--- flow/design.v ---
module conv_1d #(
    parameter DATA_WIDTH  = 8,
    parameter KERNEL_SIZE = 16
) (
    input logic clk,
    input logic arst_n,
    input  logic [DATA_WIDTH-1:0] signal_data,
    input  logic                  signal_vld,
    input  logic                  signal_last,
    output logic                  signal_rdy,
    input  logic [KERNEL_SIZE*DATA_WIDTH-1:0] kernel,
    output logic [DATA_WIDTH*2+$clog2(KERNEL_SIZE)-1:0] result_data,
    output logic                    result_vld,
    output logic                    result_last,
    input  logic                    result_rdy
);
  localparam PRODUCT_WIDTH = (DATA_WIDTH * 2);
  localparam RESULT_WIDTH  = PRODUCT_WIDTH + $clog2(KERNEL_SIZE);
  logic [KERNEL_SIZE-1:0][DATA_WIDTH-1:0] signal_buf;
  logic shift_vld;
  logic shift_last;
  always_ff @(posedge clk or negedge arst_n) begin
    if (!arst_n) begin
      signal_buf <= '0;
      shift_vld <= 1'b0;
      shift_last <= 1'b0;
    end else begin 
      if (signal_vld) begin  
        signal_buf <= {signal_data, signal_buf[KERNEL_SIZE-1:1]}; 
      end
      shift_vld <= signal_vld;
      shift_last <= signal_vld & signal_last;
    end
  end
  logic [KERNEL_SIZE-1:0][PRODUCT_WIDTH-1:0] products;
  always_comb begin
    for (int i = 0; i < KERNEL_SIZE; i++) begin
      products[i] = kernel[i*DATA_WIDTH +: DATA_WIDTH] * signal_buf[i];
    end
  end
  logic [KERNEL_SIZE-1:0][PRODUCT_WIDTH-1:0] products_buf;
  logic products_vld;
  logic products_last;
  always_ff @(posedge clk or negedge arst_n) begin
    if (!arst_n) begin
      products_buf <= '0;
      products_vld <= 1'b0;
      products_last <= 1'b0;
    end else begin
      products_buf <= products;
      products_vld <= shift_vld;
      products_last <= shift_last;
    end
  end
  logic [RESULT_WIDTH-1:0] sum;
  always_comb begin
    sum = 0;
    for (int i = 0; i < KERNEL_SIZE; i++) begin
      sum += products_buf[i];
    end
  end
  logic [RESULT_WIDTH-1:0] sum_buf;
  logic sum_vld;
  logic sum_last;
  always_ff @(posedge clk or negedge arst_n) begin
    if (!arst_n) begin
      sum_buf <= '0;
      sum_vld <= 1'b0;
      sum_last <= 1'b0;
    end else begin
      sum_buf <= sum;
      sum_vld <= products_vld;
      sum_last <= products_last;
    end
  end
  assign result_data = sum_buf;
  assign result_vld  = sum_vld;
  assign result_last = sum_last;
  assign signal_rdy  = 1'b1;
endmodule
--- flow/run.sh ---
#!/bin/bash
# the make line also repeats each setting of config.mk as NAME=value (left out here)
make -C /OpenROAD-flow-scripts/flow DESIGN_CONFIG=/design/flow/config.mk WORK_HOME=/design/flow/orfs CLKGATE_MAP_FILE= finish
--- flow/config.mk ---
export PLATFORM = sky130hd
export DESIGN_NAME = conv_1d
export DESIGN_NICKNAME = conv_1d
export VERILOG_FILES = /design/flow/design.v
export SDC_FILE = /design/flow/constraint.sdc
export NUM_CORES = 4
export LEC_CHECK = 0
export CAP_MARGIN = 20
export CORE_MARGIN = 2
export CORE_UTILIZATION = 14
export SLEW_MARGIN = 20
--- flow/constraint.sdc ---
create_clock -name core_clock -period 8.9 [get_ports {clk}]
set_input_delay 1.7800 -clock core_clock [delete_from_list [all_inputs] [get_ports {clk}]]
set_output_delay 1.7800 -clock core_clock [all_outputs]
set_load 0.01 [all_outputs]
==> results.py, run 1 <==
# Auto-generated metrics
metrics = {
    "layout": {
        "postLayoutCoreUtil_pct": 16.5,
        "areaGrowthSynthToFinish_pct": 17.4,
        "nets": 6800,
        "final_cell_area_um2": 60200,
        "nFillCells": 40600,
    },
    "clocking": {
        "cts_made_buffers": 48,
        "htreeDepth": 2,
        "post_cts_resized": 0,
        "cts_hold_buf": 0,
        "cts_sinks": 410,
        "cts.clk_slew.worst_paths_ps": 70,
        "cts_buffer_depth": 3,
        "insertion_delay_ps": 660,
        "cts_setup_buffers": 0,
        "cts_root_buf": "clkbuf_16",
        "cts_tree": "done",
    },
    "final_timing": {
        "rsz0062_at_grt": "no",
        "slew_headroom_pct": 36.7,
        "fmax_ghz": 0.161,
        "setup_viol_count_final": 0,
        "tightest_slew_ps": 950,
        "setup_tns_ps": 0,
        "period_minus_slack_ps": 6200,
        "report.final.slew_viol_count": 0,
        "period_used_pct": 69.7,
        "whs_ps": 357,
        "finalHoldViolations": 0,
        "skew_ps": 49.9,
    },
    "worst_setup_path": {
        "cp.arrival_ps": 6770,
        "ff2ff_path_depth": 18,
        "r2r_end": "sum_buf[18]$_DFF_PN0_",
        "r2r_slack_ps": 2700,
        "crit_start": "products_buf[97]$_DFF_PN0_",
        "critPathMaxFanout": 4,
        "critical_path_depth": 18,
        "cp_num_buf_inv": 4,
        "path_common_cell": "fa_1",
        "cp_slowest_cell": "fa_1",
        "max_stage_delay_ps": 600,
        "crit_family": "adder cells",
        "endpoint": "sum_buf[18]$_DFF_PN0_",
        "r2r-start": "products_buf[97]$_DFF_PN0_",
        "worstSetupEndpointType": "register",
        "path_class": "reg2reg",
        "cp.required_ps": 9460,
        "cp_cell_sequence": "fa_1 -> inv_1 -> fa_1 -> inv_1 -> fa_1 -> fa_1 -> fa_1 -> inv_1 -> fa_1 -> inv_1 -> ha_1 -> fa_1 -> a211oi_1 -> o21ai_0 -> a31oi_2 -> o21ai_1 -> mux2i_1 -> xor2_1",
        "crit_path_start_kind": "register",
    },
    "floorplanning": {
        "fp_util_pct": 14.0,
        "dieArea_um2": 371000,
        "io_pins": 164,
        "die_h_um": 609,
        "die_w_um": 609,
        "core-area_um2": 365000,
        "rows": 222,
    },
    "hold_path": {
        "hold_class": "reg2reg",
        "min_from": "shift_last$_DFF_PN0_",
        "hold_depth": 0,
        "hold_path_end": "products_last$_DFF_PN0_",
    },
    "logic_synthesis": {
        "ys_warn_count": 1,
        "ys_chip_area_um2": 51300,
        "ys_top_cells_by_count": "inv_1 (1131), fa_1 (796), ha_1 (605)",
        "fa_ha_area_share_pct": 45.8,
        "synth_flops": 410,
        "edf_count": 0,
        "synth_cells": 5167,
        "yosysCellCount": 5167,
        "synth_xor_xnor_area_share_pct": 3.01,
        "synthArstFlopShare_pct": 100,
        "ys_top_logic_family": "adder cells",
        "ys_seq_share_pct": 20.0,
        "synth_area_um2": 51300,
        "synth_top_area_share_pct": 31.1,
        "synth_cell_type_count": 65,
        "yosysMostFrequentCell": "inv_1",
        "aoi_share_pct": 5.30,
        "topCellsByArea": "fa_1 (31%), dfrtp_1 (20%), ha_1 (15%), inv_1 (8.3%), and2_1 (6.8%)",
        "mux_area_share_pct": 2.97,
        "synth.avg_cell_area_um2": 9.93,
        "synth_nets": 6709,
        "yosys.area.top_type": "fa_1",
        "yosys.area_share.simple_pct": 13.7,
        "ff_type": "dfrtp_1",
    },
    "grt": {
        "grt_pass1_vias": 36600,
        "overflow": 0,
        "antenna_found_initial": 98,
        "grt_pass1_wl_mm": 220,
        "grt_usage_pct": 7.66,
        "grt_max_degree": 135,
    },
    "routing": {
        "drt_first_pass_iters": 5,
        "antenna_left": 0,
        "vias_per_cell": 3.38,
        "drtIter0Drc": 1445,
        "drt-wirelength-per-cell_um": 13.8,
        "drc_errors": 0,
        "routed_wl_mm": 140,
        "vias": 34200,
    },
    "placed_design": {
        "dp_hpwl_mm": 118,
        "postPlaceCellArea_um2": 58500,
        "globalplace.congestion": 0.823,
        "port_buffers": 161,
    },
    "outcome": {
        "status": "timing/DRC/antenna clean",
    },
    "run": {
        "maxCapViolCount": 0,
        "warning_count": 36,
    },
}
## through the flow
| stage | instances | worst slack, ps |
|---|---|---|
| detailed placement | 10000 | 2150 |
| floorplan | 5167 | 3140 |
| global route | 10100 | 2490 |
| global placement | 10000 | 2150 |
| CTS | 10100 | 2650 |
| finish | 10100 | 2700 |
## metal layers
| metal | vias up | GRT usage (%) | part of all wire, % |
|---|---|---|---|
| met5 | - | 0 | 0.16 |
| met4 | 38 | 2.61 | 4.0 |
| met3 | 247 | 1.25 | 4.4 |
| met2 | 585 | 13.9 | 51 |
| met1 | 17300 | 9.09 | 41 |
| li1 | 16000 | - | - |
## layout make-up
class	instances	area [um2]	area share, %
Timing Repair Buffer	166	1680	2.79
Clock buffer	60	1310	2.17
Tap cell	4816	6030	10.0
Multi-Input combinational cell	3501	36300	60.3
Inverter	1131	4250	7.05
Sequential cell	410	10300	17.0
Clock inverter	29	390	0.648
Antenna cell	4	10.0	0.0166
==> inputs of run 2 (changes only) <==
- CORE_UTILIZATION: 14 -> 59
- SETUP_SLACK_MARGIN: unset -> 1.01
- clock period: 8.9 -> 4.08 ns (I/O delays scaled with it)
==> run 2 against run 1 <==
Now fails the layout checks on setup timing. Flip-flop count unchanged. Maximum frequency increased by 17%. Critical endpoint is now sum_buf[16]$_DFF_PN0_. Cell area increased by 12%. Synthesized cell count did not move. Clock-buffer cell count increased by 3. Via count up 13%. Cell count shrank 26%. Area after synthesis is the same. Worst hold slack worse by 150 ps. Die size fell by 76%. Register-to-register slack got worse by 3900 ps.
==> results.py, run 2 <==
# Auto-generated metrics
metrics = {
    "outcome": {
        "status": "complete, but fails checks",
        "so_faults": "setup timing",
    },
    "worst_setup_path": {
        "cp_cell_sequence": "fa_1 -> inv_2 -> fa_1 -> inv_2 -> fa_1 -> fa_1 -> fa_1 -> inv_2 -> fa_1 -> inv_2 -> ha_4 -> fa_2 -> a211oi_4 -> o21ai_2 -> a31oi_4 -> o221ai_1 -> a21oi_1 -> xnor2_1",
        "r2r_slack_ps": -1210,
        "critPathMaxFanout": 3,
        "cp_slowest_cell": "fa_1",
        "cp.arrival_ps": 5840,
        "crit_start": "products_buf[98]$_DFF_PN0_",
        "path_common_cell": "fa_1",
        "cp.required_ps": 4630,
        "crit_path_start_kind": "register",
        "r2r_end": "sum_buf[16]$_DFF_PN0_",
        "worstSetupEndpointType": "register",
        "r2r-start": "products_buf[98]$_DFF_PN0_",
        "ff2ff_path_depth": 18,
        "max_stage_delay_ps": 570,
        "critical_path_depth": 18,
        "crit_family": "adder cells",
        "endpoint": "sum_buf[16]$_DFF_PN0_",
        "cp_num_buf_inv": 4,
        "path_class": "reg2reg",
    },
    "layout": {
        "layoutNonFillerInstCount": 7467,
        "nets": 7813,
        "final_cell_area_um2": 67600,
        "final-comb-area_um2": 40100,
        "nFillCells": 5940,
        "areaGrowthSynthToFinish_pct": 31.8,
        "regArea_um2": 10400,
    },
    "run": {
        "maxCapViolCount": 0,
        "warning_count": 32,
    },
    "logic_synthesis": {
        "yosysCellCount": 5167,
        "synthArstFlopShare_pct": 100,
        "synth_flops": 410,
        "synth_cell_type_count": 65,
        "synth_area_um2": 51300,
        "yosys.area_share.simple_pct": 13.7,
        "ys_seq_share_pct": 20.0,
        "edf_count": 0,
        "yosys.area.top_type": "fa_1",
        "fa_ha_area_share_pct": 45.8,
        "aoi_share_pct": 5.30,
        "ys_chip_area_um2": 51300,
        "synth_nets": 6709,
        "ys_top_cells_by_count": "inv_1 (1131), fa_1 (796), ha_1 (605)",
        "ff_type": "dfrtp_1",
        "ys_warn_count": 1,
        "synth_top_area_share_pct": 31.1,
        "synth_cells": 5167,
        "ys_top_logic_family": "adder cells",
        "synth.avg_cell_area_um2": 9.93,
        "synth_xor_xnor_area_share_pct": 3.01,
        "yosysMostFrequentCell": "inv_1",
        "topCellsByArea": "fa_1 (31%), dfrtp_1 (20%), ha_1 (15%), inv_1 (8.3%), and2_1 (6.8%)",
        "mux_area_share_pct": 2.97,
    },
    "floorplanning": {
        "fp_util_pct": 59.3,
        "core-area_um2": 86500,
        "io_pins": 164,
        "die_h_um": 299,
        "rows": 108,
        "die_w_um": 299,
        "dieArea_um2": 89300,
    },
    "grt": {
        "gr-usage-met2_pct": 52.7,
        "grt_pass1_vias": 41800,
        "grt_util_met3_pct": 3.08,
        "grtUsageMet1_pct": 43.6,
        "busiest_layer": "met2",
        "grt_pass1_wl_mm": 220,
        "overflow": 0,
        "grt_usage_pct": 31.1,
        "grt_max_degree": 82,
        "antenna_found_initial": 2,
    },
    "routing": {
        "vias": 38500,
        "vias_per_cell": 5.16,
        "routed_wl_mm": 135,
        "drt-wirelength-per-cell_um": 18.0,
        "drc_errors": 0,
        "antenna_left": 0,
        "insertedDiodeCount": 0,
        "drtIter0Drc": 1868,
        "drt_first_pass_iters": 6,
    },
    "clocking": {
        "insertion_delay_ps": 630,
        "cts_root_buf": "clkbuf_16",
        "cts_buffer_depth": 3,
        "htreeDepth": 2,
        "cts_tree": "done",
        "cts_made_buffers": 53,
        "cts_sinks": 410,
        "cts.clk_slew.worst_paths_ps": 60,
    },
    "final_timing": {
        "period_used_pct": 130,
        "fmax_ghz": 0.189,
        "slew_headroom_pct": 48.0,
        "report.final.slew_viol_count": 0,
        "tightest_slew_ps": 779,
        "setup_viol_count_final": 34,
        "rsz0062_at_grt": "yes",
        "skew_ps": 17.8,
        "finalHoldViolations": 0,
        "period_minus_slack_ps": 5290,
        "final.setup.worst_slack_ps": -1210,
        "whs_ps": 204,
    },
    "placed_design": {
        "port_buffers": 161,
        "globalplace.congestion": 0.890,
        "pre_cts_ws_ps": -1260,
        "dp_hpwl_mm": 108,
        "postPlaceCellArea_um2": 61700,
        "post-place-cells": 7194,
    },
    "hold_path": {
        "hold_class": "in2async",
    },
}
run 2: stage by stage:
step	util [%]	TNS [ps]
after floorplan	-	-16670
after global placement	71.4	-125380
after detailed placement	71.4	-129750
after CTS	76.6	-15360
after global routing	78.2	-24130
final	78.2	-17370
run 2: layer usage:
| layer | up-vias | routed length (um) | part of all wire (%) |
|---|---|---|---|
| li1 | 18100 | - | - |
| met2 | 684 | 66300 | 49 |
| met5 | - | 13 | 0.0097 |
| met3 | 176 | 5120 | 3.8 |
| met1 | 19600 | 60200 | 45 |
| met4 | 2 | 3010 | 2.2 |
run 2: cell type report:
class,instances,share of cell area [%]
inverters,1131,6.28
multi-input cells,3501,59.3
repair buffers,1174,14.2
flip-flops and latches,410,15.3
well taps,1155,2.14
clock inverters,33,0.603
clock buffers,63,2.20
run 2: timing repair:
action | CTS | global route
buffers inserted | 116 | 61
pin swaps | 355 | 259
resized | 689 | 336
endpoints found under the setup margin | 211 | 207
hold buffers | 0 | 0
==> inputs of run 3 (changes only) <==
- CORE_UTILIZATION: 59 -> 72
- PLACE_DENSITY: unset -> 0.67
- SETUP_SLACK_MARGIN: 1.01 -> -0.02
- clock period: 4.08 -> 4.94 ns (I/O delays scaled with it)
==> run 3 against run 2 <==
Global-route usage rose by 5.1 points. The layout still fails its checks (setup timing). Die size fell by 18%. Routed wire length fell by 6.3%. Cell count fell by 9.9%. Area after synthesis did not move. Non-clock buffer count fell by 527.
==> results.py, run 3 <==
# Auto-generated metrics
metrics = {
    "logic_synthesis": {
        "synth_cell_type_count": 65,
        "ys_seq_share_pct": 20.0,
        "ff_type": "dfrtp_1",
        "edf_count": 0,
        "synth_top_area_share_pct": 31.1,
        "synth.avg_cell_area_um2": 9.93,
        "synth_flops": 410,
        "aoi_share_pct": 5.30,
        "synth_xor_xnor_area_share_pct": 3.01,
        "ys_chip_area_um2": 51300,
        "yosysCellCount": 5167,
        "synth_nets": 6709,
        "yosys.area_share.simple_pct": 13.7,
        "fa_ha_area_share_pct": 45.8,
        "ys_warn_count": 1,
        "ys_top_cells_by_count": "inv_1 (1131), fa_1 (796), ha_1 (605)",
        "mux_area_share_pct": 2.97,
        "synth_area_um2": 51300,
        "synthArstFlopShare_pct": 100,
        "topCellsByArea": "fa_1 (31%), dfrtp_1 (20%), ha_1 (15%), inv_1 (8.3%), and2_1 (6.8%)",
        "ys_top_logic_family": "adder cells",
        "synth_cells": 5167,
        "yosysMostFrequentCell": "inv_1",
        "yosys.area.top_type": "fa_1",
    },
    "floorplanning": {
        "core-area_um2": 70300,
        "fp_util_pct": 73.0,
        "io_pins": 164,
        "die_h_um": 271,
        "rows": 97,
        "dieArea_um2": 73400,
        "die_w_um": 271,
    },
    "routing": {
        "routed_wl_mm": 126,
        "drt_first_pass_iters": 7,
        "drtIter0Drc": 2533,
        "vias": 37600,
        "drt-wirelength-per-cell_um": 18.8,
        "vias_per_cell": 5.59,
        "drc_errors": 0,
        "antenna_left": 0,
    },
    "placed_design": {
        "port_buffers": 161,
        "globalplace.congestion": 0.930,
        "dp_hpwl_mm": 99.4,
    },
    "grt": {
        "grt_pass1_vias": 40900,
        "grt_max_degree": 104,
        "grt_pass1_wl_mm": 210,
        "grt_usage_pct": 36.2,
        "overflow": 0,
        "antenna_found_initial": 3,
    },
    "hold_path": {
        "min_from": "products_last$_DFF_PN0_",
        "hold_class": "reg2reg",
        "hold_depth": 0,
        "hold_path_end": "sum_last$_DFF_PN0_",
    },
    "worst_setup_path": {
        "cp_slowest_cell": "fa_1",
        "cp_num_buf_inv": 5,
        "crit_start": "products_buf[101]$_DFF_PN0_",
        "r2r-start": "products_buf[101]$_DFF_PN0_",
        "r2r_end": "sum_buf[18]$_DFF_PN0_",
        "worstSetupEndpointType": "register",
        "r2r_slack_ps": -540,
        "ff2ff_path_depth": 18,
        "path_class": "reg2reg",
        "endpoint": "sum_buf[18]$_DFF_PN0_",
        "critical_path_depth": 18,
        "critPathMaxFanout": 3,
        "crit_path_start_kind": "register",
        "cp_cell_sequence": "fa_1 -> inv_1 -> fa_1 -> inv_1 -> fa_1 -> fa_1 -> fa_1 -> inv_1 -> fa_1 -> inv_1 -> ha_1 -> buf_4 -> o21ai_1 -> o21ai_2 -> a31oi_4 -> o21ai_2 -> mux2i_2 -> xor2_1",
        "max_stage_delay_ps": 600,
        "path_common_cell": "fa_1",
        "crit_family": "adder cells",
        "cp.required_ps": 5470,
        "cp.arrival_ps": 6020,
    },
    "clocking": {
        "insertion_delay_ps": 620,
        "cts_made_buffers": 52,
        "htreeDepth": 2,
        "cts_sinks": 410,
        "cts.clk_slew.worst_paths_ps": 60,
        "cts_root_buf": "clkbuf_16",
        "cts_tree": "done",
        "cts_buffer_depth": 3,
    },
    "final_timing": {
        "fmax_ghz": 0.182,
        "setup_tns_ps": -4580,
        "slew_headroom_pct": 45.8,
        "setup_viol_count_final": 14,
        "skew_ps": 20.1,
        "finalHoldViolations": 0,
        "period_used_pct": 111,
        "rsz0062_at_grt": "yes",
        "report.final.slew_viol_count": 0,
        "final.setup.worst_slack_ps": -544,
        "period_minus_slack_ps": 5480,
        "tightest_slew_ps": 813,
    },
    "outcome": {
        "so_faults": "setup timing",
        "status": "complete, but fails checks",
    },
    "run": {
        "maxCapViolCount": 0,
        "warning_count": 34,
    },
    "layout": {
        "areaGrowthSynthToFinish_pct": 16.1,
        "nets": 7285,
    },
}
-- run 3: cell type report --
cell class                 instances  area [um2]
antenna                            1        2.50
clock buffer                      62        1410
clock inverter                    33         510
fill                            4103       10700
inverter                        1131        4250
multi-input combinational       3501       36600
sequential                       410       10300
tap                              940        1180
timing repair buffer             647        5370
-- run 3: metrics by stage --
step | std cells | util, % | hold slack, ps | instance area [um2] | worst slack, ps
floorplan | 5167 | - | 331 | 51300 | -91.2
global placement | 6617 | 81.4 | 332 | 57200 | -492
detailed placement | 6617 | 81.4 | 336 | 57200 | -515
CTS | 6716 | 84.5 | 346 | 59400 | -481
global route | 6725 | 84.7 | 344 | 59600 | -610
finish | 6725 | 84.7 | 344 | 59600 | -544
-- run 3: metal layers --
metal,track usage [%],vias to the layer above,routed length [um]
met4,10.3,2,3940
met2,61.2,1191,62300
met5,0,-,11
met3,5.54,265,8520
met1,48.9,19100,51400
li1,-,17000,-
-- run 3: repair_timing --
| item | 4_1_cts | 5_1_grt |
|---|---|---|
| endpoints found under the setup margin | 13 | 22 |
| hold buffers | 0 | 0 |
| cloned | 0 | 0 |
| gates resized | 47 | 42 |
| pin swaps | 29 | 21 |
| setup buffers | 5 | 11 |
==> inputs of run 4 (changes only) <==
- CELL_PAD_IN_SITES_DETAIL_PLACEMENT: unset -> 2
- CORE_UTILIZATION: 72 -> 28
- MIN_ROUTING_LAYER: unset -> met2
- PLACE_DENSITY: 0.67 -> unset
- PLACE_DENSITY_LB_ADDON: unset -> 0.03
- SETUP_SLACK_MARGIN: -0.02 -> -0.13
- SLEW_MARGIN: 20 -> 10
- clock period: 4.94 -> 6.0 ns (I/O delays scaled with it)
==> run 4 against run 3 <==
The run now finishes clean. First-iteration DRC count increased by 28%. Via count up 27%. Clock skew increased by 14 ps. Setup slack improved by 700 ps. Core utilization is 53 points lower. Sequential share of layout area increased by 0.23 points. Maximum frequency fell by 6.2%. Critical path type unchanged. Critical endpoint unchanged. Largest cell class unchanged.
==> results.py, run 4 <==
# Auto-generated metrics
metrics = {
    "clocking": {
        "cts_sinks": 410,
        "insertion_delay_ps": 740,
        "cts_hold_buf": 0,
        "htreeDepth": 2,
        "cts_made_buffers": 60,
        "cts_tree": "done",
        "cts_buffer_depth": 3,
        "cts.clk_slew.worst_paths_ps": 60,
        "cts_root_buf": "clkbuf_16",
    },
    "routing": {
        "drc_errors": 0,
        "antenna_left": 0,
        "routed_wl_mm": 161,
        "drt_first_pass_iters": 7,
        "drtIter0Drc": 3243,
        "drt-wirelength-per-cell_um": 20.5,
        "vias": 47800,
        "vias_per_cell": 6.09,
    },
    "logic_synthesis": {
        "synth_flops": 410,
        "ys_chip_area_um2": 51300,
        "synth_cell_type_count": 65,
        "fa_ha_area_share_pct": 45.8,
        "aoi_share_pct": 5.30,
        "ff_type": "dfrtp_1",
        "topCellsByArea": "fa_1 (31%), dfrtp_1 (20%), ha_1 (15%), inv_1 (8.3%), and2_1 (6.8%)",
        "synth_xor_xnor_area_share_pct": 3.01,
        "synth_cells": 5167,
        "yosysCellCount": 5167,
        "ys_warn_count": 1,
        "synth.avg_cell_area_um2": 9.93,
        "edf_count": 0,
        "yosysMostFrequentCell": "inv_1",
        "yosys.area_share.simple_pct": 13.7,
        "synth_area_um2": 51300,
        "synthArstFlopShare_pct": 100,
        "synth_nets": 6709,
        "synth_top_area_share_pct": 31.1,
        "ys_seq_share_pct": 20.0,
        "mux_area_share_pct": 2.97,
        "ys_top_logic_family": "adder cells",
        "ys_top_cells_by_count": "inv_1 (1131), fa_1 (796), ha_1 (605)",
        "yosys.area.top_type": "fa_1",
    },
    "worst_setup_path": {
        "cp_slowest_cell": "fa_1",
        "critical_path_depth": 18,
        "endpoint": "sum_buf[18]$_DFF_PN0_",
        "max_stage_delay_ps": 550,
        "crit_family": "adder cells",
        "critPathMaxFanout": 3,
        "worstSetupEndpointType": "register",
        "r2r_end": "sum_buf[18]$_DFF_PN0_",
        "cp.arrival_ps": 6490,
        "ff2ff_path_depth": 18,
        "cp_num_buf_inv": 4,
        "crit_start": "products_buf[97]$_DFF_PN0_",
        "path_class": "reg2reg",
        "cp.required_ps": 6650,
        "r2r_slack_ps": 150,
        "r2r-start": "products_buf[97]$_DFF_PN0_",
        "crit_path_start_kind": "register",
        "cp_cell_sequence": "fa_1 -> inv_1 -> fa_1 -> inv_1 -> fa_1 -> fa_1 -> fa_1 -> inv_1 -> fa_1 -> inv_1 -> ha_1 -> fa_1 -> a211oi_2 -> o21ai_0 -> a31oi_2 -> o21ai_1 -> mux2i_1 -> xor2_1",
        "path_common_cell": "fa_1",
    },
    "layout": {
        "layoutNonFillerInstCount": 7858,
        "nets": 6957,
        "areaGrowthSynthToFinish_pct": 14.6,
        "final_cell_area_um2": 58800,
    },
    "placed_design": {
        "port_buffers": 161,
        "post-place-cells": 7737,
        "dp_hpwl_mm": 131,
        "postPlaceCellArea_um2": 56600,
        "globalplace.congestion": 0.848,
    },
    "final_timing": {
        "report.final.slew_viol_count": 0,
        "skew_ps": 34.2,
        "tightest_slew_ps": 868,
        "period_minus_slack_ps": 5850,
        "slew_headroom_pct": 42.1,
        "setup_viol_count_final": 0,
        "period_used_pct": 97.5,
        "finalHoldViolations": 0,
        "fmax_ghz": 0.171,
    },
    "floorplanning": {
        "core-area_um2": 182000,
        "fp_util_pct": 28.1,
        "io_pins": 164,
        "die_h_um": 432,
        "die_w_um": 432,
        "dieArea_um2": 187000,
        "rows": 157,
    },
    "run": {
        "maxCapViolCount": 0,
        "warning_count": 33,
    },
    "grt": {
        "overflow": 0,
        "antenna_found_initial": 8,
        "grt_usage_pct": 26.6,
        "grt_max_degree": 131,
        "grt_pass1_vias": 62300,
        "grt_pass1_wl_mm": 252,
    },
    "hold_path": {
        "hold_depth": 0,
        "min_from": "shift_vld$_DFF_PN0_",
        "hold_class": "reg2reg",
        "hold_path_end": "products_vld$_DFF_PN0_",
    },
    "outcome": {
        "status": "timing/DRC/antenna clean",
    },
}
[run 4: layout make-up]
| class | instances | area (um2) |
|---|---|---|
| well taps | 2385 | 2980 |
| clock inverters | 29 | 437 |
| fillers | 19900 | 124000 |
| clock buffers | 82 | 1710 |
| multi-input cells | 3501 | 36300 |
| diodes | 9 | 22.5 |
| flip-flops and latches | 410 | 10300 |
| inverters | 1131 | 4250 |
| repair buffers | 311 | 2780 |
[run 4: through the flow]
stage / setup WS, ps / util [%] / hold WS, ps / setup TNS [ps]
floorplan: 632 / - / 331 / 0
global placement: 131 / 31.0 / 332 / 0
detailed placement: 93.2 / 31.0 / 336 / 0
CTS: 62.9 / 32.2 / 348 / 0
global route: -103 / 32.2 / 350 / -283
finish: 152 / 32.2 / 345 / 0
[run 4: what timing repair did]
action                     4_1_cts  5_1_grt
buffers inserted                 0        1
setup endpoints to repair        0        4
gates resized                    0        1
[run 4: layer usage]
| metal | track usage (%) | up-vias | wire [um] |
|---|---|---|---|
| met5 | 1.80 | - | 582 |
| met4 | 2.33 | 30 | 3400 |
| met3 | 38.4 | 326 | 70000 |
| met2 | 31.3 | 12800 | 87100 |
| met1 | - | 18400 | 0 |
| li1 | - | 16200 | - |
==> inputs of run 5 (changes only) <==
- CAP_MARGIN: 20 -> 10
- CELL_PAD_IN_SITES_DETAIL_PLACEMENT: 2 -> unset
- CORE_ASPECT_RATIO: unset -> 0.71
- CORE_UTILIZATION: 28 -> 72
- CTS_CLUSTER_SIZE: unset -> 100
- MAX_ROUTING_LAYER: unset -> met4
- MIN_ROUTING_LAYER: met2 -> unset
- PLACE_DENSITY_LB_ADDON: 0.03 -> unset
- SETUP_SLACK_MARGIN: -0.13 -> 0.71
- SLEW_MARGIN: 10 -> 20
- TNS_END_PERCENT: unset -> 75
- clock period: 6.0 -> 5.26 ns (I/O delays scaled with it)
==> run 5 against run 4 <==
Now fails the layout checks on setup timing. Critical path type unchanged. First-iteration DRC count shrank 25%. Largest cell class unchanged. Via count fell by 23%. Maximum frequency is 7.2% higher. Cell count is 17% lower.
==> results.py, run 5 <==
# Auto-generated metrics
metrics = {
    "logic_synthesis": {
        "ys_warn_count": 1,
        "ys_top_logic_family": "adder cells",
        "synth_cells": 5167,
        "yosysCellCount": 5167,
        "aoi_share_pct": 5.30,
        "synth_nets": 6709,
        "synth_top_area_share_pct": 31.1,
        "synth_cell_type_count": 65,
        "mux_area_share_pct": 2.97,
        "yosysMostFrequentCell": "inv_1",
        "edf_count": 0,
        "yosys.area.top_type": "fa_1",
        "synth.avg_cell_area_um2": 9.93,
        "ys_seq_share_pct": 20.0,
        "synthArstFlopShare_pct": 100,
        "synth_xor_xnor_area_share_pct": 3.01,
        "topCellsByArea": "fa_1 (31%), dfrtp_1 (20%), ha_1 (15%), inv_1 (8.3%), and2_1 (6.8%)",
        "synth_flops": 410,
        "ys_top_cells_by_count": "inv_1 (1131), fa_1 (796), ha_1 (605)",
        "ys_chip_area_um2": 51300,
        "synth_area_um2": 51300,
        "yosys.area_share.simple_pct": 13.7,
        "fa_ha_area_share_pct": 45.8,
        "ff_type": "dfrtp_1",
    },
    "clocking": {
        "cts_made_buffers": 46,
        "cts_hold_buf": 0,
        "cts_buffer_depth": 3,
        "cts.clk_slew.worst_paths_ps": 60,
        "cts_root_buf": "clkbuf_16",
        "cts_tree": "done",
        "insertion_delay_ps": 610,
        "htreeDepth": 2,
        "cts_sinks": 410,
    },
    "floorplanning": {
        "dieArea_um2": 73400,
        "core-area_um2": 70500,
        "fp_util_pct": 72.8,
        "die_w_um": 321,
        "io_pins": 164,
        "die_h_um": 229,
        "rows": 82,
    },
    "final_timing": {
        "tightest_slew_ps": 842,
        "period_used_pct": 104,
        "rsz0062_at_grt": "yes",
        "skew_ps": 28.9,
        "finalHoldViolations": 0,
        "final.setup.worst_slack_ps": -197,
        "fmax_ghz": 0.183,
        "report.final.slew_viol_count": 0,
        "setup_viol_count_final": 13,
        "slew_headroom_pct": 43.9,
        "period_minus_slack_ps": 5460,
    },
    "placed_design": {
        "port_buffers": 161,
        "dp_hpwl_mm": 98.8,
        "postPlaceCellArea_um2": 56300,
        "globalplace.congestion": 0.939,
    },
    "worst_setup_path": {
        "r2r_end": "sum_buf[18]$_DFF_PN0_",
        "cp_cell_sequence": "inv_1 -> fa_1 -> fa_1 -> inv_1 -> fa_1 -> fa_1 -> fa_1 -> inv_1 -> fa_1 -> inv_2 -> ha_4 -> fa_2 -> a211oi_4 -> o21ai_2 -> a31oi_4 -> o21ai_2 -> mux2i_1 -> xor2_1",
        "path_common_cell": "fa_1",
        "critical_path_depth": 18,
        "crit_path_start_kind": "register",
        "critPathMaxFanout": 3,
        "cp.arrival_ps": 5970,
        "r2r-start": "products_buf[146]$_DFF_PN0_",
        "crit_start": "products_buf[146]$_DFF_PN0_",
        "ff2ff_path_depth": 18,
        "cp_slowest_cell": "fa_1",
        "crit_family": "adder cells",
        "endpoint": "sum_buf[18]$_DFF_PN0_",
        "worstSetupEndpointType": "register",
        "path_class": "reg2reg",
        "cp.required_ps": 5770,
        "cp_num_buf_inv": 4,
        "max_stage_delay_ps": 730,
        "r2r_slack_ps": -200,
    },
    "hold_path": {
        "hold_class": "reg2reg",
        "hold_depth": 0,
        "min_from": "shift_last$_DFF_PN0_",
        "hold_path_end": "products_last$_DFF_PN0_",
    },
    "outcome": {
        "so_faults": "setup timing",
        "status": "complete, but fails checks",
    },
    "routing": {
        "drt_first_pass_iters": 6,
        "drt-wirelength-per-cell_um": 19.1,
        "antenna_left": 0,
        "vias_per_cell": 5.60,
        "routed_wl_mm": 125,
        "drc_errors": 0,
        "vias": 36600,
        "drtIter0Drc": 2427,
    },
    "layout": {
        "nFillCells": 4206,
        "nets": 7113,
        "areaGrowthSynthToFinish_pct": 14.3,
        "postLayoutCoreUtil_pct": 83.2,
        "final_cell_area_um2": 58600,
    },
    "run": {
        "warning_count": 35,
        "maxCapViolCount": 0,
    },
    "grt": {
        "grt_max_degree": 126,
        "grt_pass1_vias": 39000,
        "grt_usage_pct": 36.5,
        "antenna_found_initial": 7,
        "overflow": 0,
        "grt_pass1_wl_mm": 204,
    },
}
## run 5: through the flow
stage	hold slack [ps]	std cells	TNS [ps]	setup WS, ps
6_report	350	6537	-1320	-197
5_1_grt	365	6536	-2920	-346
4_1_cts	353	6517	-443	-130
3_5_place_dp	342	6421	-3110	-223
3_3_place_gp	333	6421	-1520	-170
2_1_floorplan	331	5167	0	229
## run 5: layout make-up
type | count | area [um2] | share of cell area (%)
sequential | 410 | 10300 | 17.5
multi-input combinational | 3501 | 37500 | 63.9
inverter | 1131 | 4250 | 7.24
timing repair buffer | 481 | 3930 | 6.71
clock buffer | 62 | 1310 | 2.24
antenna | 8 | 20.0 | 0.0341
tap | 924 | 1160 | 1.97
clock inverter | 20 | 213 | 0.363
## run 5: per-layer routing
| layer | vias up | routed length, um | GRT usage [%] |
|---|---|---|---|
| met4 | 0 | 2530 | 7.12 |
| met3 | 185 | 10400 | 7.35 |
| met1 | 18600 | 55000 | 52.5 |
| met2 | 1171 | 57000 | 54.5 |
| li1 | 16600 | - | - |
| met5 | - | 0 | - |
## run 5: what timing repair did
| item | 4_1_cts | 5_1_grt |
|---|---|---|
| setup buffers | 14 | 12 |
| pin swaps | 56 | 110 |
| endpoints found under the setup margin | 90 | 95 |
| resized | 149 | 260 |
==> inputs of run 6 (changes only) <==
- CAP_MARGIN: 10 -> 20
- CORE_ASPECT_RATIO: 0.71 -> unset
- CORE_UTILIZATION: 72 -> 64
- CTS_CLUSTER_SIZE: 100 -> unset
- GPL_ROUTABILITY_DRIVEN: unset -> 1
- MAX_ROUTING_LAYER: met4 -> met5
- MIN_ROUTING_LAYER: unset -> met1
- PLACE_DENSITY_LB_ADDON: unset -> 0.08
- SETUP_SLACK_MARGIN: 0.71 -> unset
- TNS_END_PERCENT: 75 -> unset
- clock period: 5.26 -> 7.71 ns (I/O delays scaled with it)
==> run 6 against run 5 <==
The run now finishes clean. Setup slack better by 1800 ps. Register-to-register slack better by 1800 ps. Critical endpoint unchanged. Global-route usage is 7.4 points lower. Critical path type unchanged.
==> results.py, run 6 <==
# Auto-generated metrics
metrics = {
    "outcome": {
        "status": "timing/DRC/antenna clean",
    },
    "floorplanning": {
        "core-area_um2": 79100,
        "io_pins": 164,
        "fp_util_pct": 64.8,
        "rows": 103,
        "die_w_um": 287,
        "dieArea_um2": 82400,
        "die_h_um": 287,
    },
    "worst_setup_path": {
        "critical_path_depth": 18,
        "r2r-start": "products_buf[98]$_DFF_PN0_",
        "worstSetupEndpointType": "register",
        "crit_path_start_kind": "register",
        "critPathMaxFanout": 4,
        "endpoint": "sum_buf[18]$_DFF_PN0_",
        "path_common_cell": "fa_1",
        "r2r_end": "sum_buf[18]$_DFF_PN0_",
        "cp_slowest_cell": "fa_1",
        "ff2ff_path_depth": 18,
        "max_stage_delay_ps": 600,
        "crit_start": "products_buf[98]$_DFF_PN0_",
        "r2r_slack_ps": 1610,
        "cp.required_ps": 8240,
        "crit_family": "adder cells",
        "cp.arrival_ps": 6620,
        "cp_cell_sequence": "fa_1 -> inv_1 -> fa_1 -> inv_1 -> fa_1 -> fa_1 -> fa_1 -> inv_1 -> fa_1 -> inv_1 -> ha_1 -> fa_1 -> a211oi_1 -> o21ai_0 -> a31oi_2 -> o21ai_1 -> mux2i_1 -> xor2_1",
        "cp_num_buf_inv": 4,
        "path_class": "reg2reg",
    },
    "grt": {
        "grt_usage_pct": 29.0,
        "grt_pass1_vias": 36500,
        "antenna_found_initial": 1,
        "overflow": 0,
        "grt_pass1_wl_mm": 188,
        "grt_max_degree": 151,
    },
    "routing": {
        "insertedDiodeCount": 0,
        "drt_first_pass_iters": 5,
        "drc_errors": 0,
        "routed_wl_mm": 112,
        "antenna_left": 0,
        "vias_per_cell": 5.41,
        "drtIter0Drc": 1660,
        "vias": 34300,
        "drt-wirelength-per-cell_um": 17.7,
    },
    "logic_synthesis": {
        "ys_warn_count": 1,
        "synth_cell_type_count": 65,
        "edf_count": 0,
        "fa_ha_area_share_pct": 45.8,
        "ys_top_logic_family": "adder cells",
        "synth_nets": 6709,
        "yosys.area.top_type": "fa_1",
        "ys_chip_area_um2": 51300,
        "synth_xor_xnor_area_share_pct": 3.01,
        "topCellsByArea": "fa_1 (31%), dfrtp_1 (20%), ha_1 (15%), inv_1 (8.3%), and2_1 (6.8%)",
        "yosysMostFrequentCell": "inv_1",
        "synth_flops": 410,
        "ys_top_cells_by_count": "inv_1 (1131), fa_1 (796), ha_1 (605)",
        "ys_seq_share_pct": 20.0,
        "synth_area_um2": 51300,
        "ff_type": "dfrtp_1",
        "mux_area_share_pct": 2.97,
        "yosys.area_share.simple_pct": 13.7,
        "synth_cells": 5167,
        "synth_top_area_share_pct": 31.1,
        "synth.avg_cell_area_um2": 9.93,
        "yosysCellCount": 5167,
        "synthArstFlopShare_pct": 100,
        "aoi_share_pct": 5.30,
    },
    "clocking": {
        "cts_hold_buf": 0,
        "cts_tree": "done",
        "htreeDepth": 2,
        "cts_setup_buffers": 0,
        "cts_made_buffers": 51,
        "cts.clk_slew.worst_paths_ps": 60,
        "cts_root_buf": "clkbuf_16",
        "cts_sinks": 410,
        "insertion_delay_ps": 620,
        "post_cts_resized": 0,
        "cts_buffer_depth": 3,
    },
    "run": {
        "maxCapViolCount": 0,
        "warning_count": 31,
    },
    "final_timing": {
        "slew_headroom_pct": 38.5,
        "tightest_slew_ps": 922,
        "fmax_ghz": 0.164,
        "rsz0062_at_grt": "no",
        "setup_tns_ps": 0,
        "period_minus_slack_ps": 6100,
        "setup_viol_count_final": 0,
        "period_used_pct": 79.1,
        "report.final.slew_viol_count": 0,
        "skew_ps": 21.3,
        "finalHoldViolations": 0,
    },
    "layout": {
        "areaGrowthSynthToFinish_pct": 8.41,
        "nFillCells": 6192,
        "layoutNonFillerInstCount": 6353,
        "nets": 6802,
    },
    "hold_path": {
        "hold_class": "reg2reg",
        "hold_depth": 0,
        "min_from": "products_last$_DFF_PN0_",
        "hold_path_end": "sum_last$_DFF_PN0_",
    },
    "placed_design": {
        "port_buffers": 161,
        "globalplace.congestion": 0.910,
        "post-place-cells": 6257,
        "dp_hpwl_mm": 91.9,
    },
}
[run 6: cell type report]
cell class | instances | area, um2 | share of cell area, %
Clock inverter | 31 | 413 | 0.743
Tap cell | 1050 | 1310 | 2.36
Clock buffer | 65 | 1390 | 2.50
Sequential cell | 410 | 10300 | 18.5
Timing Repair Buffer | 165 | 1670 | 3.01
Inverter | 1131 | 4250 | 7.64
Multi-Input combinational cell | 3501 | 36300 | 65.3
[run 6: metrics by stage]
stage                     worst slack (ps)  instance area [um2]  util [%]  hold slack (ps)
after CTS                             1610                55600      70.3              351
after floorplan                       2190                51300         -              331
after global placement                1420                53800      68.0              334
after detailed placement              1400                53800      68.0              337
after global routing                  1350                55600      70.3              367
final                                 1610                55600      70.3              347
[run 6: metal layers]
| metal | global-route usage [%] | vias to the layer above | wire, um |
|---|---|---|---|
| met4 | 6.88 | 2 | 2640 |
| met5 | 0 | - | 13 |
| li1 | - | 16000 | - |
| met2 | 47.8 | 713 | 53900 |
| met3 | 5.23 | 152 | 6540 |
| met1 | 40.3 | 17500 | 49100 |
==> inputs of run 7 (changes only) <==
- CORE_UTILIZATION: 64 -> 58
- GPL_ROUTABILITY_DRIVEN: 1 -> unset
- MAX_ROUTING_LAYER: met5 -> unset
- MIN_ROUTING_LAYER: met1 -> unset
- PLACE_DENSITY_LB_ADDON: 0.08 -> unset
- SETUP_SLACK_MARGIN: unset -> 0.51
- TNS_END_PERCENT: unset -> 5
- clock period: 7.71 -> 3.25 ns (I/O delays scaled with it)
==> run 7 against run 6 <==
The layout now fails its checks (setup timing). Non-clock buffer count up 906. Clock-buffer cell count is 5 higher. Die size is 10% higher. Cell count grew 16%. Global-route usage is 1.0 points higher. Via count grew 10%. Setup slack worse by 3500 ps. Highest routed layer is now met4.
==> results.py, run 7 <==
# Auto-generated metrics
metrics = {
    "logic_synthesis": {
        "topCellsByArea": "fa_1 (31%), dfrtp_1 (20%), ha_1 (15%), inv_1 (8.3%), and2_1 (6.8%)",
        "synth_area_um2": 51300,
        "synth_cell_type_count": 65,
        "aoi_share_pct": 5.30,
        "mux_area_share_pct": 2.97,
        "ys_top_logic_family": "adder cells",
        "ys_warn_count": 1,
        "fa_ha_area_share_pct": 45.8,
        "ys_chip_area_um2": 51300,
        "synth_cells": 5167,
        "edf_count": 0,
        "synth_xor_xnor_area_share_pct": 3.01,
        "yosys.area_share.simple_pct": 13.7,
        "synth.avg_cell_area_um2": 9.93,
        "synth_flops": 410,
        "synthArstFlopShare_pct": 100,
        "synth_top_area_share_pct": 31.1,
        "ys_seq_share_pct": 20.0,
        "yosysCellCount": 5167,
        "yosys.area.top_type": "fa_1",
        "ys_top_cells_by_count": "inv_1 (1131), fa_1 (796), ha_1 (605)",
        "synth_nets": 6709,
        "yosysMostFrequentCell": "inv_1",
        "ff_type": "dfrtp_1",
    },
    "worst_setup_path": {
        "cp_slowest_cell": "fa_1",
        "cp_cell_sequence": "fa_1 -> inv_2 -> fa_1 -> inv_1 -> fa_1 -> fa_1 -> fa_1 -> inv_1 -> fa_1 -> inv_2 -> ha_4 -> fa_2 -> a211oi_2 -> o21ai_2 -> a31oi_4 -> o21ai_2 -> mux2i_1 -> xor2_1",
        "crit_family": "adder cells",
        "critPathMaxFanout": 3,
        "r2r_slack_ps": -1900,
        "r2r_end": "sum_buf[18]$_DFF_PN0_",
        "r2r-start": "products_buf[98]$_DFF_PN0_",
        "ff2ff_path_depth": 18,
        "cp.required_ps": 3790,
        "cp_num_buf_inv": 4,
        "crit_start": "products_buf[98]$_DFF_PN0_",
        "path_class": "reg2reg",
        "critical_path_depth": 18,
        "cp.arrival_ps": 5690,
        "worstSetupEndpointType": "register",
        "path_common_cell": "fa_1",
        "max_stage_delay_ps": 550,
        "endpoint": "sum_buf[18]$_DFF_PN0_",
        "crit_path_start_kind": "register",
    },
    "final_timing": {
        "tightest_slew_ps": 694,
        "report.final.slew_viol_count": 0,
        "fmax_ghz": 0.194,
        "period_used_pct": 159,
        "finalHoldViolations": 0,
        "rsz0062_at_grt": "yes",
        "slew_headroom_pct": 53.8,
        "final.setup.worst_slack_ps": -1900,
        "skew_ps": 27.9,
        "setup_tns_ps": -124280,
        "setup_viol_count_final": 181,
        "period_minus_slack_ps": 5150,
    },
    "clocking": {
        "cts.clk_slew.worst_paths_ps": 60,
        "insertion_delay_ps": 660,
        "cts_sinks": 410,
        "cts_root_buf": "clkbuf_16",
        "cts_made_buffers": 55,
        "cts_tree": "done",
        "htreeDepth": 2,
        "cts_buffer_depth": 3,
    },
    "floorplanning": {
        "io_pins": 164,
        "fp_util_pct": 58.3,
        "rows": 109,
        "dieArea_um2": 90800,
        "die_w_um": 301,
        "die_h_um": 301,
        "core-area_um2": 88000,
    },
    "grt": {
        "overflow": 0,
        "antenna_found_initial": 4,
        "grt_pass1_vias": 40600,
        "grt_pass1_wl_mm": 214,
        "grt_max_degree": 53,
        "grt_usage_pct": 30.0,
    },
    "hold_path": {
        "min_from": "shift_last$_DFF_PN0_",
        "hold_depth": 0,
        "hold_class": "reg2reg",
        "hold_path_end": "products_last$_DFF_PN0_",
    },
    "routing": {
        "vias_per_cell": 5.12,
        "insertedDiodeCount": 0,
        "drt_first_pass_iters": 6,
        "drtIter0Drc": 1846,
        "drc_errors": 0,
        "antenna_left": 0,
        "vias": 37800,
        "routed_wl_mm": 130,
        "drt-wirelength-per-cell_um": 17.7,
    },
    "placed_design": {
        "globalplace.congestion": 0.902,
        "dp_hpwl_mm": 108,
        "port_buffers": 161,
    },
    "run": {
        "maxCapViolCount": 0,
        "warning_count": 32,
    },
    "layout": {
        "postLayoutCoreUtil_pct": 73.8,
        "areaGrowthSynthToFinish_pct": 26.6,
        "nets": 7712,
    },
    "outcome": {
        "so_faults": "setup timing",
        "status": "complete, but fails checks",
    },
}
[run 7: per-stage QoR]
step | instance area (um2) | hold WS, ps | worst slack [ps] | cells
after floorplan | 51300 | 331 | -1780 | 5167
after global placement | 60800 | 332 | -1950 | 7274
after detailed placement | 60800 | 337 | -2000 | 7274
after CTS | 64100 | 354 | -1940 | 7382
after global routing | 64900 | 363 | -2110 | 7382
final | 64900 | 348 | -1900 | 7382
[run 7: what timing repair did]
action,in CTS,in global routing
setup endpoints to repair,211,211
gates resized,387,196
hold endpoints to repair,39,0
hold buffers,1,0
buffers inserted,3,0
pin swaps,114,95
[run 7: routing by layer]
layer	wire, um	share of wire (%)	GRT usage [%]
met5	0	0	0
met4	2500	1.9	5.98
met3	5440	4.2	3.33
met2	63200	48	50.0
met1	59300	45	42.9
[run 7: area by class of cell]
class | count | area [um2]
multi-input combinational | 3501 | 38300
fill | 6620 | 23000
sequential | 410 | 10300
timing repair buffer | 1071 | 8670
inverter | 1131 | 4250
clock buffer | 70 | 1510
tap | 1165 | 1460
clock inverter | 34 | 453
==> inputs of run 8 (changes only) <==
- CAP_MARGIN: 20 -> 40
- CELL_PAD_IN_SITES_DETAIL_PLACEMENT: unset -> 1
- CORE_ASPECT_RATIO: unset -> 1.03
- CORE_UTILIZATION: 58 -> 35
- CTS_CLUSTER_DIAMETER: unset -> 177
- MAX_ROUTING_LAYER: unset -> met4
- PLACE_DENSITY_LB_ADDON: unset -> 0.02
- SETUP_SLACK_MARGIN: 0.51 -> 0.32
- TNS_END_PERCENT: 5 -> unset
- clock period: 3.25 -> 5.16 ns (I/O delays scaled with it)
==> run 8 against run 7 <==
The layout still fails its checks (setup timing). Register-to-register slack improved by 1700 ps. Non-clock buffer count shrank 401. Cell count is 5.2% higher. Synthesized cell count stayed put. Setup slack improved by 1700 ps. Critical path type unchanged. Critical endpoint unchanged.
==> results.py, run 8 <==
# Auto-generated metrics
metrics = {
    "outcome": {
        "status": "complete, but fails checks",
        "so_faults": "setup timing",
    },
    "worst_setup_path": {
        "critical_path_depth": 19,
        "max_stage_delay_ps": 540,
        "worstSetupEndpointType": "register",
        "crit_family": "adder cells",
        "cp.arrival_ps": 5890,
        "cp_slowest_cell": "fa_1",
        "ff2ff_path_depth": 19,
        "cp_cell_sequence": "fa_1 -> inv_1 -> fa_1 -> inv_2 -> fa_1 -> fa_1 -> fa_1 -> inv_2 -> fa_1 -> inv_2 -> ha_4 -> fa_2 -> a211oi_4 -> o21ai_2 -> a31oi_2 -> buf_6 -> o21ai_4 -> mux2i_2 -> xor2_1",
        "r2r_end": "sum_buf[18]$_DFF_PN0_",
        "endpoint": "sum_buf[18]$_DFF_PN0_",
        "cp_num_buf_inv": 5,
        "path_class": "reg2reg",
        "cp.required_ps": 5730,
        "crit_start": "products_buf[98]$_DFF_PN0_",
        "critPathMaxFanout": 3,
        "path_common_cell": "fa_1",
        "r2r-start": "products_buf[98]$_DFF_PN0_",
        "r2r_slack_ps": -150,
        "crit_path_start_kind": "register",
    },
    "placed_design": {
        "globalplace.congestion": 0.821,
        "post-place-cells": 7637,
        "port_buffers": 161,
        "dp_hpwl_mm": 122,
    },
    "hold_path": {
        "hold_path_end": "sum_vld$_DFF_PN0_",
        "hold_class": "reg2reg",
        "hold_depth": 0,
        "min_from": "products_vld$_DFF_PN0_",
    },
    "logic_synthesis": {
        "ff_type": "dfrtp_1",
        "yosysCellCount": 5167,
        "synth_xor_xnor_area_share_pct": 3.01,
        "ys_top_cells_by_count": "inv_1 (1131), fa_1 (796), ha_1 (605)",
        "topCellsByArea": "fa_1 (31%), dfrtp_1 (20%), ha_1 (15%), inv_1 (8.3%), and2_1 (6.8%)",
        "synth_area_um2": 51300,
        "edf_count": 0,
        "ys_seq_share_pct": 20.0,
        "synth_cells": 5167,
        "fa_ha_area_share_pct": 45.8,
        "yosys.area_share.simple_pct": 13.7,
        "synth.avg_cell_area_um2": 9.93,
        "yosys.area.top_type": "fa_1",
        "yosysMostFrequentCell": "inv_1",
        "aoi_share_pct": 5.30,
        "ys_top_logic_family": "adder cells",
        "synth_top_area_share_pct": 31.1,
        "synth_nets": 6709,
        "synthArstFlopShare_pct": 100,
        "synth_flops": 410,
        "ys_warn_count": 1,
        "ys_chip_area_um2": 51300,
        "synth_cell_type_count": 65,
        "mux_area_share_pct": 2.97,
    },
    "floorplanning": {
        "die_h_um": 392,
        "rows": 142,
        "core-area_um2": 146000,
        "io_pins": 164,
        "die_w_um": 381,
        "fp_util_pct": 35.2,
        "dieArea_um2": 150000,
    },
    "grt": {
        "grt_usage_pct": 20.6,
        "antenna_found_initial": 12,
        "grt_pass1_vias": 41000,
        "grt_pass1_wl_mm": 234,
        "overflow": 0,
        "grt_max_degree": 98,
    },
    "final_timing": {
        "rsz0062_at_grt": "yes",
        "fmax_ghz": 0.188,
        "skew_ps": 21.6,
        "period_used_pct": 103,
        "setup_viol_count_final": 9,
        "finalHoldViolations": 0,
        "period_minus_slack_ps": 5310,
        "report.final.slew_viol_count": 0,
        "slew_headroom_pct": 54.8,
        "final.setup.worst_slack_ps": -155,
        "tightest_slew_ps": 678,
    },
    "clocking": {
        "cts_hold_buf": 0,
        "cts_buffer_depth": 3,
        "htreeDepth": 2,
        "cts_root_buf": "clkbuf_16",
        "cts_made_buffers": 55,
        "cts.clk_slew.worst_paths_ps": 60,
        "cts_tree": "done",
        "insertion_delay_ps": 660,
        "cts_sinks": 410,
    },
    "routing": {
        "drc_errors": 0,
        "drt_first_pass_iters": 5,
        "vias": 35800,
        "drtIter0Drc": 1368,
        "vias_per_cell": 4.61,
        "routed_wl_mm": 143,
        "antenna_left": 0,
        "drt-wirelength-per-cell_um": 18.4,
    },
    "run": {
        "maxCapViolCount": 0,
        "warning_count": 30,
    },
    "layout": {
        "layoutNonFillerInstCount": 7764,
        "postLayoutCoreUtil_pct": 42.1,
        "areaGrowthSynthToFinish_pct": 19.3,
        "nets": 7311,
    },
}
==> run 8: cell type report <==
type                       count  area (um2)
multi-input combinational   3501       36700
sequential                   410       10300
clock inverter                39         487
antenna                        5        12.5
inverter                    1131        4250
tap                         1944        2430
clock buffer                  64        1460
timing repair buffer         670        5590
fill                       16300       84300
==> run 8: per-layer routing <==
metal  vias to the layer above  wire length (um)  track usage [%]
met5                         -                 0                -
met4                         0              2300             3.44
met3                       100              3920             2.49
met2                       297             67800             33.7
met1                     18400             68800             28.0
li1                      17000                 -                -
==> run 8: repair_timing <==
| item | in CTS | in global routing |
|---|---|---|
| endpoints found under the setup margin | 17 | 62 |
| setup buffers | 6 | 13 |
| pin swaps | 16 | 57 |
| gates resized | 44 | 100 |
==> run 8: stage by stage <==
stage	instance area [um2]	worst slack (ps)	hold slack, ps	TNS [ps]
after floorplan	51300	129	331	0
after detailed placement	58600	-459	336	-18340
final	61200	-155	336	-904
after CTS	60800	-297	330	-1460
after global placement	58600	-421	332	-17470
after global routing	61200	-366	350	-3490
==> inputs of run 9 (changes only) <==
- CAP_MARGIN: 40 -> 0
- CELL_PAD_IN_SITES_DETAIL_PLACEMENT: 1 -> 0
- CELL_PAD_IN_SITES_GLOBAL_PLACEMENT: unset -> 0
- CORE_ASPECT_RATIO: 1.03 -> unset
- CORE_MARGIN: 2 -> 10
- CORE_UTILIZATION: 35 -> 21
- CTS_CLUSTER_DIAMETER: 177 -> unset
- CTS_CLUSTER_SIZE: unset -> 70
- GPL_TIMING_DRIVEN: unset -> 0
- PLACE_DENSITY_LB_ADDON: 0.02 -> 0.28
- SETUP_SLACK_MARGIN: 0.32 -> 0.92
- SLEW_MARGIN: 20 -> 30
- clock period: 5.16 -> 9.63 ns (I/O delays scaled with it)
==> run 9 against run 8 <==
The run now finishes clean. First-iteration DRC count rose by 15%. Sequential share of layout area rose by 0.59 points. Cell area fell by 3.5%. Routed wire length fell by 2.6%. Die size rose by 77%.
==> results.py, run 9 <==
# Auto-generated metrics
metrics = {
    "outcome": {
        "status": "timing/DRC/antenna clean",
    },
    "grt": {
        "grt_max_degree": 82,
        "grt_pass1_wl_mm": 222,
        "antenna_found_initial": 31,
        "grt_pass1_vias": 37000,
        "grt_usage_pct": 11.0,
        "overflow": 0,
    },
    "placed_design": {
        "postPlaceCellArea_um2": 56900,
        "post-place-cells": 8522,
        "dp_hpwl_mm": 117,
        "port_buffers": 147,
        "globalplace.congestion": 0.810,
    },
    "clocking": {
        "insertion_delay_ps": 680,
        "cts_buffer_depth": 3,
        "post_cts_resized": 0,
        "cts_setup_buffers": 0,
        "cts_root_buf": "clkbuf_16",
        "cts_made_buffers": 59,
        "cts_hold_buf": 0,
        "cts_tree": "done",
        "cts_sinks": 410,
        "cts.clk_slew.worst_paths_ps": 60,
        "htreeDepth": 2,
    },
    "final_timing": {
        "setup_viol_count_final": 0,
        "finalHoldViolations": 0,
        "period_used_pct": 64.9,
        "slew_headroom_pct": 47.4,
        "fmax_ghz": 0.160,
        "whs_ps": 339,
        "tightest_slew_ps": 776,
        "setup_tns_ps": 0,
        "rsz0062_at_grt": "no",
        "skew_ps": 19.8,
        "report.final.slew_viol_count": 0,
        "period_minus_slack_ps": 6250,
    },
    "floorplanning": {
        "die_w_um": 514,
        "io_pins": 164,
        "fp_util_pct": 21.1,
        "dieArea_um2": 264000,
        "core-area_um2": 243000,
        "rows": 181,
        "die_h_um": 514,
    },
    "logic_synthesis": {
        "yosysCellCount": 5167,
        "fa_ha_area_share_pct": 45.8,
        "synth_cells": 5167,
        "yosysMostFrequentCell": "inv_1",
        "topCellsByArea": "fa_1 (31%), dfrtp_1 (20%), ha_1 (15%), inv_1 (8.3%), and2_1 (6.8%)",
        "synth.avg_cell_area_um2": 9.93,
        "ys_top_logic_family": "adder cells",
        "yosys.area_share.simple_pct": 13.7,
        "ys_chip_area_um2": 51300,
        "ys_warn_count": 1,
        "synth_cell_type_count": 65,
        "ys_seq_share_pct": 20.0,
        "synth_area_um2": 51300,
        "synth_flops": 410,
        "yosys.area.top_type": "fa_1",
        "ff_type": "dfrtp_1",
        "mux_area_share_pct": 2.97,
        "synthArstFlopShare_pct": 100,
        "synth_top_area_share_pct": 31.1,
        "synth_nets": 6709,
        "edf_count": 0,
        "ys_top_cells_by_count": "inv_1 (1131), fa_1 (796), ha_1 (605)",
        "synth_xor_xnor_area_share_pct": 3.01,
        "aoi_share_pct": 5.30,
    },
    "routing": {
        "drtIter0Drc": 1577,
        "drc_errors": 0,
        "vias": 34400,
        "routed_wl_mm": 139,
        "vias_per_cell": 3.97,
        "drt-wirelength-per-cell_um": 16.1,
        "drt_first_pass_iters": 5,
        "antenna_left": 0,
    },
    "worst_setup_path": {
        "cp.required_ps": 10130,
        "cp_num_buf_inv": 4,
        "worstSetupEndpointType": "register",
        "ff2ff_path_depth": 17,
        "critPathMaxFanout": 4,
        "r2r_slack_ps": 3380,
        "critical_path_depth": 17,
        "cp_slowest_cell": "fa_1",
        "crit_path_start_kind": "register",
        "path_class": "reg2reg",
        "cp_cell_sequence": "fa_1 -> inv_1 -> fa_1 -> inv_1 -> fa_1 -> fa_1 -> fa_1 -> inv_1 -> fa_1 -> inv_1 -> ha_1 -> fa_1 -> a211oi_1 -> o21ai_0 -> a31oi_2 -> o21ai_1 -> xnor2_1",
        "path_common_cell": "fa_1",
        "endpoint": "sum_buf[14]$_DFF_PN0_",
        "r2r_end": "sum_buf[14]$_DFF_PN0_",
        "r2r-start": "products_buf[98]$_DFF_PN0_",
        "cp.arrival_ps": 6750,
        "max_stage_delay_ps": 590,
        "crit_family": "adder cells",
        "crit_start": "products_buf[98]$_DFF_PN0_",
    },
    "layout": {
        "postLayoutCoreUtil_pct": 24.3,
        "layoutNonFillerInstCount": 8658,
        "final_cell_area_um2": 59100,
        "nFillCells": 26200,
        "nets": 6923,
        "areaGrowthSynthToFinish_pct": 15.2,
    },
    "run": {
        "warning_count": 27,
        "maxCapViolCount": 0,
    },
    "hold_path": {
        "min_from": "products_last$_DFF_PN0_",
        "hold_path_end": "sum_last$_DFF_PN0_",
        "hold_depth": 0,
        "hold_class": "reg2reg",
    },
}
## run 9: cell type report
cell class                      instances  area, um2  share of cell area [%]
Clock buffer                           72       1620                    2.73
Tap cell                             3202       4010                    6.78
Antenna cell                           27       67.6                   0.114
Timing Repair Buffer                  153       1640                    2.78
Buffer                                125        478                   0.809
Sequential cell                       410      10300                    17.4
Clock inverter                         37        465                   0.788
Inverter                             1131       4250                    7.19
Multi-Input combinational cell       3501      36300                    61.4
## run 9: metrics by stage
step / setup WS (ps)
6_report: 3380
3_3_place_gp: -12780
5_1_grt: 3080
4_1_cts: 3290
2_1_floorplan: 3730
3_5_place_dp: 2820
## run 9: layer usage
metal	GRT usage, %	part of all wire [%]	vias to the layer above	wire (um)
met2	17.1	46	437	63800
met3	2.15	4.5	102	6300
met1	14.8	48	17500	66200
met4	2.46	2.0	0	2760
li1	-	-	16300	-
met5	-	0	-	0
